==> inputs of run a <==
Design sdram_controller, start of the top module:
module sdram_controller (
    wr_addr,
    wr_data,
    wr_enable,
    rd_addr,
    rd_data,
    rd_ready,
    rd_enable,
    busy, rst_n, clk,
    addr, bank_addr, data_in, data_out, data_oe, clock_enable, cs_n, ras_n, cas_n, we_n,
    data_mask_low, data_mask_high
);
make LEC_CHECK=0 CAP_MARGIN=20 CORE_MARGIN=2 CORE_UTILIZATION=72 CTS_CLUSTER_DIAMETER=115 CTS_CLUSTER_SIZE=46 PLACE_DENSITY=0.64 SETUP_SLACK_MARGIN=1.04 SLEW_MARGIN=20 finish   # period 3.59 ns
run.sh (not shown) runs the stock make flow with config.mk's settings and CLKGATE_MAP_FILE=.
==> run b: changes against run a <==
--- a/flow/config.mk
+++ b/flow/config.mk
@@ -9,7 +9,5 @@
 export CORE_MARGIN = 2
-export CORE_UTILIZATION = 72
-export CTS_CLUSTER_DIAMETER = 115
-export CTS_CLUSTER_SIZE = 46
-export PLACE_DENSITY = 0.64
-export SETUP_SLACK_MARGIN = 1.04
+export CORE_UTILIZATION = 57
+export CTS_CLUSTER_SIZE = 99
+export PLACE_DENSITY = 0.6
 export SLEW_MARGIN = 20
==> flow/constraint.sdc (replaced) <==
create_clock -name core_clock -period 3.03 [get_ports {clk}]
set_input_delay 0.6060 -clock core_clock [delete_from_list [all_inputs] [get_ports {clk}]]
set_output_delay 0.6060 -clock core_clock [all_outputs]
set_load 0.01 [all_outputs]
==> run c: changes against run a <==
--- a/flow/config.mk
+++ b/flow/config.mk
@@ -9,7 +9,4 @@
 export CORE_MARGIN = 2
-export CORE_UTILIZATION = 72
-export CTS_CLUSTER_DIAMETER = 115
-export CTS_CLUSTER_SIZE = 46
-export PLACE_DENSITY = 0.64
-export SETUP_SLACK_MARGIN = 1.04
+export CORE_UTILIZATION = 40
+export PLACE_DENSITY = 0.6
 export SLEW_MARGIN = 20
==> flow/constraint.sdc (replaced) <==
create_clock -name core_clock -period 4.09 [get_ports {clk}]
set_input_delay 0.8180 -clock core_clock [delete_from_list [all_inputs] [get_ports {clk}]]
set_output_delay 0.8180 -clock core_clock [all_outputs]
set_load 0.01 [all_outputs]
==> flow_metrics.py <==
# Flow results
metrics = {
    "run_status": {
        "first-error": "[ERROR GPL-0301] Utilization 108.106 % exceeds 100%.",
        "status": "aborted with a tool error",
        "haltStage": "global placement",
    },
    "die": {
        "dieWidth_um": 80.5,
        "rows": 27,
        "die-area_um2": 6470,
        "fp-utilization": 0.755,
    },
    "logic_synthesis": {
        "syn_nets": 588,
    },
}
# the run above: run a

==> flow_metrics.py <==
# Auto-generated metrics
metrics = {
    "die": {
        "rows": 31,
        "fp-utilization": 0.583,
        "dieWidth_um": 89.9,
        "die-area_um2": 8090,
    },
    "critical_path": {
        "crit_chain": "inv_1 -> or3_1 -> o21ai_0 -> clkdlybuf4s50_1",
    },
    "pwr": {
        "p_seq_frac": 0.541,
    },
    "final_layout": {
        "regArea_um2": 1850,
        "clk_share": 0.0327,
        "layout.cells.non_filler": 727,
    },
    "sta": {
        "rsz0062_at_grt": "false",
    },
    "route": {
        "diodes": 0,
    },
    "logic_synthesis": {
        "syn_nets": 588,
    },
    "run_status": {
        "status": "timing/DRC/antenna clean",
    },
}
# the run above: run b

==> flow_metrics.py <==
# Auto-generated metrics
metrics = {
    "sta": {
        "fin_crit_ns": 3.27,
        "fin_worst_skew_ns": 0.00925,
        "fmax_mhz": 306,
    },
    "die": {
        "die_h_um": 107,
        "dieWidth_um": 107,
        "die-area_um2": 11400,
        "fp-utilization": 0.410,
        "rows": 37,
    },
    "placement": {
        "dp_hpwl_mm": 8.30,
    },
    "logic_synthesis": {
        "ys_sh_simple": 0.208,
    },
    "grt": {
        "grt_usage": 0.203,
    },
    "critical_path": {
        "r2r_cells": 11,
    },
    "run_status": {
        "status": "timing/DRC/antenna clean",
    },
    "final_layout": {
        "n_all_buffers": 145,
        "comb_area_frac": 0.366,
    },
    "pwr": {
        "clk-power_uw": 682,
    },
}
# the run above: run c



==> trial 97 <==
==> flow/design.v <==
module sdram_controller (
    wr_addr,
    wr_data,
    wr_enable,
    rd_addr,
    rd_data,
    rd_ready,
    rd_enable,
    busy, rst_n, clk,
    addr, bank_addr, data_in, data_out, data_oe, clock_enable, cs_n, ras_n, cas_n, we_n,
    data_mask_low, data_mask_high
);
parameter ROW_WIDTH = 13;
parameter COL_WIDTH = 9;
parameter BANK_WIDTH = 2;
parameter SDRADDR_WIDTH = ROW_WIDTH > COL_WIDTH ? ROW_WIDTH : COL_WIDTH;
parameter HADDR_WIDTH = BANK_WIDTH + ROW_WIDTH + COL_WIDTH;
parameter CLK_FREQUENCY = 133;   
parameter REFRESH_TIME =  32;    
parameter REFRESH_COUNT = 8192;  
localparam CYCLES_BETWEEN_REFRESH = ( CLK_FREQUENCY
                                      * 1_000
                                      * REFRESH_TIME
                                    ) / REFRESH_COUNT;
localparam IDLE      = 5'b00000;
localparam INIT_NOP1 = 5'b01000,
           INIT_PRE1 = 5'b01001,
           INIT_NOP1_1=5'b00101,
           INIT_REF1 = 5'b01010,
           INIT_NOP2 = 5'b01011,
           INIT_REF2 = 5'b01100,
           INIT_NOP3 = 5'b01101,
           INIT_LOAD = 5'b01110,
           INIT_NOP4 = 5'b01111;
localparam REF_PRE  =  5'b00001,
           REF_NOP1 =  5'b00010,
           REF_REF  =  5'b00011,
           REF_NOP2 =  5'b00100;
localparam READ_ACT  = 5'b10000,
           READ_NOP1 = 5'b10001,
           READ_CAS  = 5'b10010,
           READ_NOP2 = 5'b10011,
           READ_READ = 5'b10100;
localparam WRIT_ACT  = 5'b11000,
           WRIT_NOP1 = 5'b11001,
           WRIT_CAS  = 5'b11010,
           WRIT_NOP2 = 5'b11011;
localparam CMD_PALL = 8'b10010001,
           CMD_REF  = 8'b10001000,
           CMD_NOP  = 8'b10111000,
           CMD_MRS  = 8'b10000000,
           CMD_BACT = 8'b10011000,
           CMD_READ = 8'b10101001,
           CMD_WRIT = 8'b10100001;
input  [HADDR_WIDTH-1:0]   wr_addr;
input  [15:0]              wr_data;
input                      wr_enable;
input  [HADDR_WIDTH-1:0]   rd_addr;
output [15:0]              rd_data;
input                      rd_enable;
output                     rd_ready;
output                     busy;
input                      rst_n;
input                      clk;
output [SDRADDR_WIDTH-1:0] addr;
output [BANK_WIDTH-1:0]    bank_addr;
input  [15:0]              data_in;
output [15:0]              data_out;
output                     data_oe;
output                     clock_enable;
output                     cs_n;
output                     ras_n;
output                     cas_n;
output                     we_n;
output                     data_mask_low;
output                     data_mask_high;
reg  [HADDR_WIDTH-1:0]   haddr_r;
reg  [15:0]              wr_data_r;
reg  [15:0]              rd_data_r;
reg                      busy;
reg                      data_mask_low_r;
reg                      data_mask_high_r;
reg [SDRADDR_WIDTH-1:0]  addr_r;
reg [BANK_WIDTH-1:0]     bank_addr_r;
reg                      rd_ready_r;
wire                     data_mask_low, data_mask_high;
assign data_mask_high = data_mask_high_r;
assign data_mask_low  = data_mask_low_r;
assign rd_data        = rd_data_r;
reg [3:0] state_cnt;
reg [9:0] refresh_cnt;
reg [7:0] command;
reg [4:0] state;
reg [7:0] command_nxt;
reg [3:0] state_cnt_nxt;
reg [4:0] next;
assign {clock_enable, cs_n, ras_n, cas_n, we_n} = command[7:3];
assign bank_addr      = (state[4]) ? bank_addr_r : command[2:1];
assign addr           = (state[4] | state == INIT_LOAD) ? addr_r : { {SDRADDR_WIDTH-11{1'b0}}, command[0], 10'd0 };
assign data_out = wr_data_r;
assign data_oe  = (state == WRIT_CAS);
assign rd_ready = rd_ready_r;
always @ (posedge clk)
  if (~rst_n)
    begin
    state <= INIT_NOP1;
    command <= CMD_NOP;
    state_cnt <= 4'hf;
    haddr_r <= {HADDR_WIDTH{1'b0}};
    wr_data_r <= 16'b0;
    rd_data_r <= 16'b0;
    busy <= 1'b0;
    end
  else
    begin
    state <= next;
    command <= command_nxt;
    if (!state_cnt)
      state_cnt <= state_cnt_nxt;
    else
      state_cnt <= state_cnt - 1'b1;
    if (wr_enable)
      wr_data_r <= wr_data;
    if (state == READ_READ)
      begin
      rd_data_r <= data_in;
      rd_ready_r <= 1'b1;
      end
    else
      rd_ready_r <= 1'b0;
    busy <= state[4];
    if (rd_enable)
      haddr_r <= rd_addr;
    else if (wr_enable)
      haddr_r <= wr_addr;
    end
always @ (posedge clk)
 if (~rst_n)
   refresh_cnt <= 10'b0;
 else
   if (state == REF_NOP2)
     refresh_cnt <= 10'b0;
   else
     refresh_cnt <= refresh_cnt + 1'b1;
always @*
begin
    if (state[4])
      {data_mask_low_r, data_mask_high_r} = 2'b00;
    else
      {data_mask_low_r, data_mask_high_r} = 2'b11;
   bank_addr_r = 2'b00;
   addr_r = {SDRADDR_WIDTH{1'b0}};
   if (state == READ_ACT | state == WRIT_ACT)
     begin
     bank_addr_r = haddr_r[HADDR_WIDTH-1:HADDR_WIDTH-(BANK_WIDTH)];
     addr_r = haddr_r[HADDR_WIDTH-(BANK_WIDTH+1):HADDR_WIDTH-(BANK_WIDTH+ROW_WIDTH)];
     end
   else if (state == READ_CAS | state == WRIT_CAS)
     begin
     bank_addr_r = haddr_r[HADDR_WIDTH-1:HADDR_WIDTH-(BANK_WIDTH)];
     addr_r = {
               {SDRADDR_WIDTH-(11){1'b0}},
               1'b1,                        
               {10-COL_WIDTH{1'b0}},
               haddr_r[COL_WIDTH-1:0]
              };
     end
   else if (state == INIT_LOAD)
     begin
     addr_r = {{SDRADDR_WIDTH-10{1'b0}}, 10'b1000110000};
     end
end
always @*
begin
   state_cnt_nxt = 4'd0;
   command_nxt = CMD_NOP;
   if (state == IDLE)
        if (refresh_cnt >= CYCLES_BETWEEN_REFRESH)
          begin
          next = REF_PRE;
          command_nxt = CMD_PALL;
          end
        else if (rd_enable)
          begin
          next = READ_ACT;
          command_nxt = CMD_BACT;
          end
        else if (wr_enable)
          begin
          next = WRIT_ACT;
          command_nxt = CMD_BACT;
          end
        else
          begin
          next = IDLE;
          end
    else
      if (!state_cnt)
        case (state)
          INIT_NOP1:
            begin
            next = INIT_PRE1;
            command_nxt = CMD_PALL;
            end
          INIT_PRE1:
            begin
            next = INIT_NOP1_1;
            end
          INIT_NOP1_1:
            begin
            next = INIT_REF1;
            command_nxt = CMD_REF;
            end
          INIT_REF1:
            begin
            next = INIT_NOP2;
            state_cnt_nxt = 4'd7;
            end
          INIT_NOP2:
            begin
            next = INIT_REF2;
            command_nxt = CMD_REF;
            end
          INIT_REF2:
            begin
            next = INIT_NOP3;
            state_cnt_nxt = 4'd7;
            end
          INIT_NOP3:
            begin
            next = INIT_LOAD;
            command_nxt = CMD_MRS;
            end
          INIT_LOAD:
            begin
            next = INIT_NOP4;
            state_cnt_nxt = 4'd1;
            end
          REF_PRE:
            begin
            next = REF_NOP1;
            end
          REF_NOP1:
            begin
            next = REF_REF;
            command_nxt = CMD_REF;
            end
          REF_REF:
            begin
            next = REF_NOP2;
            state_cnt_nxt = 4'd7;
            end
          WRIT_ACT:
            begin
            next = WRIT_NOP1;
            state_cnt_nxt = 4'd1;
            end
          WRIT_NOP1:
            begin
            next = WRIT_CAS;
            command_nxt = CMD_WRIT;
            end
          WRIT_CAS:
            begin
            next = WRIT_NOP2;
            state_cnt_nxt = 4'd1;
            end
          READ_ACT:
            begin
            next = READ_NOP1;
            state_cnt_nxt = 4'd1;
            end
          READ_NOP1:
            begin
            next = READ_CAS;
            command_nxt = CMD_READ;
            end
          READ_CAS:
            begin
            next = READ_NOP2;
            state_cnt_nxt = 4'd1;
            end
          READ_NOP2:
            begin
            next = READ_READ;
            end
          default:
            begin
            next = IDLE;
            end
          endcase
      else
        begin
        next = state;
        command_nxt = command;
        end
end
endmodule
==> flow/run.sh <==
#!/bin/bash
# the make line also repeats each setting of config.mk as NAME=value (left out here)
make -C /OpenROAD-flow-scripts/flow DESIGN_CONFIG=/design/flow/config.mk WORK_HOME=/design/flow/orfs CLKGATE_MAP_FILE= finish
==> flow/config.mk <==
export PLATFORM = sky130hd
export DESIGN_NAME = sdram_controller
export DESIGN_NICKNAME = sdram_controller
export VERILOG_FILES = /design/flow/design.v
export SDC_FILE = /design/flow/constraint.sdc
export NUM_CORES = 4
export LEC_CHECK = 0
export CAP_MARGIN = 15
export CELL_PAD_IN_SITES_DETAIL_PLACEMENT = 1
export CORE_ASPECT_RATIO = 1.56
export CORE_MARGIN = 5
export CORE_UTILIZATION = 40
export CTS_CLUSTER_DIAMETER = 155
export GPL_ROUTABILITY_DRIVEN = 0
export GPL_TIMING_DRIVEN = 0
export MAX_ROUTING_LAYER = met4
export MIN_ROUTING_LAYER = met2
export SLEW_MARGIN = 35
==> flow/constraint.sdc <==
create_clock -name core_clock -period 5.6 [get_ports {clk}]
set_input_delay 1.1200 -clock core_clock [delete_from_list [all_inputs] [get_ports {clk}]]
set_output_delay 1.1200 -clock core_clock [all_outputs]
set_load 0.01 [all_outputs]
==> build 22: changes against trial 97 <==
CAP_MARGIN = 20   (was 15)
CORE_MARGIN = 9   (was 5)
HOLD_SLACK_MARGIN = -0.04   (was default)
MAX_ROUTING_LAYER = default   (was met4)
==> trial 36: changes against trial 97 <==
CAP_MARGIN = 20   (was 15)
CELL_PAD_IN_SITES_DETAIL_PLACEMENT = default   (was 1)
CORE_ASPECT_RATIO = 0.5   (was 1.56)
CORE_MARGIN = 2   (was 5)
CTS_CLUSTER_DIAMETER = 348   (was 155)
CTS_CLUSTER_SIZE = 10   (was default)
GPL_ROUTABILITY_DRIVEN = default   (was 0)
GPL_TIMING_DRIVEN = default   (was 0)
MAX_ROUTING_LAYER = default   (was met4)
MIN_ROUTING_LAYER = default   (was met2)
PLACE_DENSITY = 0.6   (was default)
SLEW_MARGIN = 20   (was 35)
==> flow/constraint.sdc (replaced) <==
create_clock -name core_clock -period 7.5 [get_ports {clk}]
set_input_delay 1.5000 -clock core_clock [delete_from_list [all_inputs] [get_ports {clk}]]
set_output_delay 1.5000 -clock core_clock [all_outputs]
set_load 0.01 [all_outputs]
==> trial 85: changes against trial 97 <==
CAP_MARGIN = 20   (was 15)
CELL_PAD_IN_SITES_DETAIL_PLACEMENT = default   (was 1)
CORE_ASPECT_RATIO = default   (was 1.56)
CORE_MARGIN = 2   (was 5)
CORE_UTILIZATION = 58   (was 40)
CTS_CLUSTER_DIAMETER = 105   (was 155)
CTS_CLUSTER_SIZE = 29   (was default)
GPL_ROUTABILITY_DRIVEN = default   (was 0)
GPL_TIMING_DRIVEN = default   (was 0)
MAX_ROUTING_LAYER = default   (was met4)
MIN_ROUTING_LAYER = default   (was met2)
PLACE_DENSITY = 0.6   (was default)
SLEW_MARGIN = 30   (was 35)
==> flow/constraint.sdc (replaced) <==
create_clock -name core_clock -period 2.34 [get_ports {clk}]
set_input_delay 0.4680 -clock core_clock [delete_from_list [all_inputs] [get_ports {clk}]]
set_output_delay 0.4680 -clock core_clock [all_outputs]
set_load 0.01 [all_outputs]
==> impl_metrics.ini <==
; flow metrics
[pwr]
power_leakage_nw = 2.40
powerClk_uw = 641
sequentialPower_uw = 691

[floorplanning]
die_width_um = 100
die_y_um = 146

[clocking]
cts.reportedPaths.clkPinSlew_ns = 0.07

[setup_path]
critPathArrivalTime_ns = 4.14
r2r_slack_ns = 1.80

[final_layout]
clkbuf_count = 9

[global_route]
track_usage_pct = 31.4

[outcome]
outcome = finished clean

[final_timing]
clock.fmax_mhz = 257
The numbers above come from build 22.

==> impl_metrics.ini <==
; flow metrics
[setup_path]
critPathArrivalTime_ns = 4.20
r2r_slack_ns = 1.71

[outcome]
outcome = finished clean

[floorplanning]
die_width_um = 92.1
die_y_um = 138

[pwr]
powerClk_uw = 616
power_leakage_nw = 2.39
sequentialPower_uw = 691

[clocking]
cts.reportedPaths.clkPinSlew_ns = 0.07

[final_timing]
clock.fmax_mhz = 252

[final_layout]
clkbuf_count = 9
The numbers above come from trial 97.

==> impl_metrics.ini <==
; flow metrics
[outcome]
outcome = complete, but fails checks
so.violations = negative setup slack

[final_timing]
setup_viol = 6
clock.fmax_mhz = 416
worst_slack_ns = -0.0616

[pwr]
powerClk_mw = 1.19
power_leakage_nw = 2.63

[floorplanning]
die_width_um = 89.2
The numbers above come from trial 85.

==> impl_metrics.ini <==
; flow metrics
[floorplanning]
die_y_um = 76.5

[pwr]
powerClk_uw = 463
sequentialPower_uw = 515
power_leakage_nw = 2.35

[final_layout]
clkbuf_count = 10

[outcome]
outcome = finished clean

[setup_path]
r2r_slack_ns = 4.38

[final_timing]
clock.fmax_mhz = 252

[clocking]
cts.reportedPaths.clkPinSlew_ns = 0.06
The numbers above come from trial 36.

No activity file was given, so power comes from the tool's default toggle rates.
